==> inputs of v19 <==
==> flow/design.v (excerpt) <==
module axis_matmul2x2(
    input                       clk             ,
    input                       rst             ,
    input                       s_axis_tvalid   ,
    input     [31 : 0]          s_axis_tdata    ,
    input                       s_axis_tlast    ,
    output                      s_axis_tready   ,
    output                      m_axis_tvalid   ,
    output    [31 : 0]          m_axis_tdata    ,
    output                      m_axis_tlast    ,
    input                       m_axis_tready   
);
clock: 4.59 ns
lec_check: 0
abc_area: 1
cap_margin: 20
core_margin: 2
core_utilization: 72
cts_cluster_diameter: 209
place_density_lb_addon: 0.01
setup_slack_margin: 1.29
slew_margin: 20
run.sh (not shown) runs the stock make flow with config.mk's settings and CLKGATE_MAP_FILE=.
==> inputs of v30, as changes to v19 <==
Settings changed: ABC_AREA 1 to not set, CORE_UTILIZATION 72 to 10, CTS_CLUSTER_DIAMETER 209 to not set, PLACE_DENSITY_LB_ADDON 0.01 to not set, SETUP_SLACK_MARGIN 1.29 to not set.
==> flow/constraint.sdc (replaced) <==
create_clock -name core_clock -period 9.59 [get_ports {clk}]
set_input_delay 1.9180 -clock core_clock [delete_from_list [all_inputs] [get_ports {clk}]]
set_output_delay 1.9180 -clock core_clock [all_outputs]
set_load 0.01 [all_outputs]
==> inputs of v20, as changes to v19 <==
Settings changed: ABC_AREA 1 to not set, CORE_UTILIZATION 72 to 41, CTS_CLUSTER_DIAMETER 209 to not set, PLACE_DENSITY_LB_ADDON 0.01 to not set, SETUP_SLACK_MARGIN 1.29 to not set.
==> flow/constraint.sdc (replaced) <==
create_clock -name core_clock -period 7.16 [get_ports {clk}]
set_input_delay 1.4320 -clock core_clock [delete_from_list [all_inputs] [get_ports {clk}]]
set_output_delay 1.4320 -clock core_clock [all_outputs]
set_load 0.01 [all_outputs]
==> inputs of v39, as changes to v19 <==
Settings changed: CTS_CLUSTER_DIAMETER 209 to not set, CTS_CLUSTER_SIZE set to 92, HOLD_SLACK_MARGIN set to 0.29, PLACE_DENSITY_LB_ADDON 0.01 to 0.19, SETUP_SLACK_MARGIN 1.29 to not set.
==> flow/constraint.sdc (replaced) <==
create_clock -name core_clock -period 4.47 [get_ports {clk}]
set_input_delay 0.8940 -clock core_clock [delete_from_list [all_inputs] [get_ports {clk}]]
set_output_delay 0.8940 -clock core_clock [all_outputs]
set_load 0.01 [all_outputs]
==> qor summary <==
	v30	v19	v20	v39
Run status	no timing/DRC/antenna violations	failed layout checks	no timing/DRC/antenna violations	failed layout checks
Reasons for failing layout checks	-	negative setup slack	-	negative setup slack
Clock skew after layout	0.05239 ns	0.01181 ns	0.01839 ns	0.01162 ns
Flop pwr share	42.9%	44.6%	44.2%	43.9%
Count of filler cells inserted in the layout	15780	1087	3199	994
Final critical-path share of the clock period	74.49%	141.9%	96.55%	147.3%
Number of buffers inserted during clock tree synthesis	30	29	31	29
Post-CTS resize count	0	27	2	25
Worst Path Required	9.99 ns	5.07 ns	7.59 ns	4.95 ns
Clock tree cell share of total cell area	6.074%	5.994%	6.245%	5.929%
Tap Count	1876	234	448	234
Combinational cell fraction of total power	19.7%	18.6%	20.4%	19.6%
FMAX	140.0 MHz	153.6 MHz	144.7 MHz	151.9 MHz
FF-to-FF End	u_top.sa.sa_1_0.c_reg[15]	u_top.sa.sa_1_1.c_reg[15]	u_top.sa.sa_1_1.c_reg[15]	u_top.sa.sa_1_0.c_reg[15]
Power in the clock group	1.25 mW	2.35 mW	1.53 mW	2.43 mW
End point of the critical path	u_top.sa.sa_1_0.c_reg[15]	u_top.sa.sa_1_1.c_reg[15]	u_top.sa.sa_1_1.c_reg[15]	u_top.sa.sa_1_0.c_reg[15]
Worst Max-Slew Pin Slew	1.070 ns	1.238 ns	1.122 ns	0.9661 ns
DRC marker count from the first detailed-route iteration	363	585	333	1237
Footprint of the multi-input gates	7487 µm²	7061 µm²	7521 µm²	7018 µm²
Non-Clock Buffer Count	67	96	66	98
Total leakage power	6.152 nW	6.400 nW	6.124 nW	6.382 nW
Post-layout util	12.79%	85.66%	47.56%	85.35%
Buffer-and-inverter tally for the worst setup path	1	1	1	3
RSZ-0062 raised after global routing	no	yes	no	yes
Layout-stage area growth over the synthesis result	27.33%	17.13%	14.23%	16.71%
Met3 Resource Use GR	0.9424%	4.320%	2.161%	5.299%
Clock buffer count	40	40	49	43
Clock transition at path regs	0.07 ns	0.06 ns	0.06 ns	0.07 ns
No activity file was given, so power comes from the tool's default toggle rates.
